Setup of run 1:
// SuperBallPickupMasterRotaryChampionDeluxe5
module SuperBallPickupMasterRotaryChampionDeluxe5(
	input LeftA,
	input LeftB,
	input RightA,
	input RightB,
	input LeftA2,
	input LeftB2,
	input RightA2,
	input RightB2,
	input wire clk,			 
	input wire reset,			 
	output wire [6:0] seg,	 
	output wire [3:0] an,	 
	output wire dp,			 
	output wire [2:0] red,	 
	output wire [2:0] green, 
	output wire [1:0] blue,	 
	output wire hsync,		 
	output wire vsync,			 
	output resetOut
	);
Settings: LEC_CHECK=0, ABC_AREA=1, CAP_MARGIN=20, CORE_ASPECT_RATIO=1.78, CORE_MARGIN=3, CORE_UTILIZATION=40, MAX_ROUTING_LAYER=met4, MIN_ROUTING_LAYER=met1, SLEW_MARGIN=20; clock period 5.73 ns.
run.sh (not shown) runs the stock make flow with config.mk's settings and CLKGATE_MAP_FILE=.
Modified inputs, run 2 compared to run 1
Settings: swapping 40 for 70 in CORE_UTILIZATION; clearing MIN_ROUTING_LAYER, which used to be met1; swapping 3 for 2 in CORE_MARGIN; clearing CORE_ASPECT_RATIO, which used to be 1.78; putting SETUP_SLACK_MARGIN at 1.69 where nothing was set; swapping 5.73 for 6.52 in the clock period (ns, I/O delays scaled along).
Notes after the runs:
Diff run 1 -> run 2: residual antenna-violating net count after detailed routing now sits at about the same level; final-stage net count was more or less identical; final standard cell count with taps included and fillers excluded decreased by 422 relative to the old numbers.
Layout clock buffer count | run 2 above run 1
Per the comparison of run 2 with run 1, worst setup slack has increased; design area shows a reduction of about 0.8%.
#### Input delta (run 3 over run 2)
Settings: SETUP_SLACK_MARGIN: 1.69 -> unset; MAX_ROUTING_LAYER: met4 -> unset; CORE_UTILIZATION: 70 -> 72; the clock period (ns, I/O delays scaled along): 6.52 -> 10.4.
==> comparison <==
- Run 3 improves on run 2 in cell area.
- Worst setup slack was lower in run 2 than in run 3.
- In terms of sequential cell area, run 3 and run 2 differ only marginally.
- On clock skew, the lower figure sits with run 2, not run 3.
- Higher weighted congestion at the end of routability-driven global placement goes to run 3 over run 2.
- Compared with run 2, in run 3 number of non-clock buffers lower, met3 track demand over resource did not really move, overall power of the completed layout has decreased.
> inputs changed (run 3 -> run 4)
Settings: CORE_UTILIZATION now 40, was 72; ABC_AREA no longer set, was 1; the clock period (ns, I/O delays scaled along) now 20.0, was 10.4.
## What came out
- The final layout from run 4, which completed every stage, passed the timing, DRC and antenna checks at the end of the flow.
- Number of cells in the yosys synthesis report down 26% in run 4 wrt run 3
- When the final numbers for run 4 and run 3 were put side by side, the sequential area share after synthesis turned out to be greater in run 4.
- Looking at cell with the largest stage delay on the worst path, the sky130_fd_sc_hd__clkdlybuf4s50_1 result is from run 4; the sky130_fd_sc_hd__dfrtp_1 one comes from run 3.
- Cmp run 4 vs run 3: relative contribution of combinational cells to total power lower in run 4
- Met3 routing resource usage after global routing: run 4 vs run 3 down 1.7 points
- When run 4 is set beside run 3, its data required time of the worst path turns out to be 7680 ps larger.
- Comparing the two runs side by side, run 4 comes out ahead of run 3 on design area.
- Synthesized cell count: run 4 vs run 3 down about 26%
- Clock group power of run 4 falls short of that of run 3 by more than a quarter.


Starting RTL as in the previous note.
Design SuperBallPickupMasterRotaryChampionDeluxe5, start of the top module:
module SuperBallPickupMasterRotaryChampionDeluxe5(
	input LeftA,
	input LeftB,
	input RightA,
	input RightB,
	input LeftA2,
	input LeftB2,
	input RightA2,
	input RightB2,
	input wire clk,			 
	input wire reset,			 
	output wire [6:0] seg,	 
	output wire [3:0] an,	 
	output wire dp,			 
	output wire [2:0] red,	 
	output wire [2:0] green, 
	output wire [1:0] blue,	 
	output wire hsync,		 
	output wire vsync,			 
	output resetOut
	);
make LEC_CHECK=0 ABC_AREA=0 CAP_MARGIN=20 CORE_ASPECT_RATIO=0.55 CORE_MARGIN=2 CORE_UTILIZATION=40 CTS_CLUSTER_DIAMETER=24 GPL_TIMING_DRIVEN=0 HOLD_SLACK_MARGIN=0.28 MAX_ROUTING_LAYER=met4 MIN_ROUTING_LAYER=met1 SETUP_SLACK_MARGIN=0.46 SLEW_MARGIN=30 finish   # period 5.73 ns
The baseline finished with setup timing left.
Next try:
==> flow/config.mk (replaced) <==
export PLATFORM = sky130hd
export DESIGN_NAME = SuperBallPickupMasterRotaryChampionDeluxe5
export DESIGN_NICKNAME = SuperBallPickupMasterRotaryChampionDeluxe5
export VERILOG_FILES = /design/flow/design.v
export SDC_FILE = /design/flow/constraint.sdc
export NUM_CORES = 4
export LEC_CHECK = 0
export CAP_MARGIN = 20
export CELL_PAD_IN_SITES_GLOBAL_PLACEMENT = 2
export CORE_ASPECT_RATIO = 0.69
export CORE_MARGIN = 2
export CORE_UTILIZATION = 40
export MAX_ROUTING_LAYER = met4
export SLEW_MARGIN = 20
==> flow/constraint.sdc (replaced) <==
create_clock -name core_clock -period 20.0 [get_ports {clk}]
set_input_delay 4.0000 -clock core_clock [delete_from_list [all_inputs] [get_ports {clk}]]
set_output_delay 4.0000 -clock core_clock [all_outputs]
set_load 0.01 [all_outputs]
=> The new run passed the timing, DRC and antenna checks; critical path depth is lower by 2; sequential cell count does not change; count of clock-buffer cells in the layout goes down by 44; non-clock buffer count shrinks by 152; total power came out lower by 79%; cell count is lower by 5.7%; cell area decreases by 11%; die size is about the same.


SuperBallPickupMasterRotaryChampionDeluxe5 again, from the RTL that the note above started with.
clock: 11.3 ns
lec_check: 0
abc_area: 1
cap_margin: 40
core_margin: 2
core_utilization: 69
cts_cluster_size: 90
slew_margin: 20
The starting point ran to the end with no violations.
Rerun with:
--- a/flow/config.mk
+++ b/flow/config.mk
@@ -8,2 +8 @@
-export ABC_AREA = 1
-export CAP_MARGIN = 40
+export CAP_MARGIN = 20
@@ -11,2 +10 @@
-export CORE_UTILIZATION = 69
-export CTS_CLUSTER_SIZE = 90
+export CORE_UTILIZATION = 35
==> flow/constraint.sdc (replaced) <==
create_clock -name core_clock -period 10.1 [get_ports {clk}]
set_input_delay 2.0200 -clock core_clock [delete_from_list [all_inputs] [get_ports {clk}]]
set_output_delay 2.0200 -clock core_clock [all_outputs]
set_load 0.01 [all_outputs]
Outcome: Final area decreases by 5.3%; clock-buffer cell count is lower by 1; clock power rose by 25%; worst setup slack is worse by 1.7 ns.
Rerun with:
--- a/flow/config.mk
+++ b/flow/config.mk
@@ -10 +10 @@
-export CORE_UTILIZATION = 35
+export CORE_UTILIZATION = 63
==> flow/constraint.sdc (replaced) <==
create_clock -name core_clock -period 11.9 [get_ports {clk}]
set_input_delay 2.3800 -clock core_clock [delete_from_list [all_inputs] [get_ports {clk}]]
set_output_delay 2.3800 -clock core_clock [all_outputs]
set_load 0.01 [all_outputs]
Outcome:
- The new run ran to the end with no violations
- synthesized area does not change
- total power came out lower by 18%
- register-to-register slack improves by 1.7 ns
- setup slack improves by 1.3 ns
- via count came out higher by 2.2%
- global-route usage came out higher by 12 points
- design area came out lower by 2.3%
- sequential power came out lower by 15%
- die area came out lower by 44%
- critical path depth is unchanged
Rerun with:
--- a/flow/config.mk
+++ b/flow/config.mk
@@ -10 +10 @@
-export CORE_UTILIZATION = 63
+export CORE_UTILIZATION = 40
==> flow/constraint.sdc (replaced) <==
create_clock -name core_clock -period 10.1 [get_ports {clk}]
set_input_delay 2.0200 -clock core_clock [delete_from_list [all_inputs] [get_ports {clk}]]
set_output_delay 2.0200 -clock core_clock [all_outputs]
set_load 0.01 [all_outputs]
After rerunning:
- power is higher by 22%
- sequential share of layout area drops by 0.73 points
- first-iteration DRC count went down by about 30%
- non-clock buffer count increases by 9
Rerun with:
--- a/flow/config.mk
+++ b/flow/config.mk
@@ -7,0 +8 @@
+export ABC_AREA = 1
@@ -10 +11 @@
-export CORE_UTILIZATION = 40
+export CORE_UTILIZATION = 58
==> flow/constraint.sdc (replaced) <==
create_clock -name core_clock -period 6.52 [get_ports {clk}]
set_input_delay 1.3040 -clock core_clock [delete_from_list [all_inputs] [get_ports {clk}]]
set_output_delay 1.3040 -clock core_clock [all_outputs]
set_load 0.01 [all_outputs]
Result:
- The new run passed the timing, DRC and antenna checks
- register-to-register slack got worse by 3.3 ns
- design area increases by a few percent
- sequential power rose by well over a third
- power goes up by well over a third
Rerun with:
--- a/flow/config.mk
+++ b/flow/config.mk
@@ -11 +11,3 @@
-export CORE_UTILIZATION = 58
+export CORE_UTILIZATION = 72
+export MAX_ROUTING_LAYER = met4
+export SETUP_SLACK_MARGIN = 0.5
==> flow/constraint.sdc (replaced) <==
create_clock -name core_clock -period 5.7 [get_ports {clk}]
set_input_delay 1.1400 -clock core_clock [delete_from_list [all_inputs] [get_ports {clk}]]
set_output_delay 1.1400 -clock core_clock [all_outputs]
set_load 0.01 [all_outputs]
Non-clock buffer count grows by 34.
Hold slack hardly moves.
Worst setup slack improves by 0.10 ns.
Cell area went up slightly.
Power figures rest on the tool's default switching activity, not on a simulated workload.
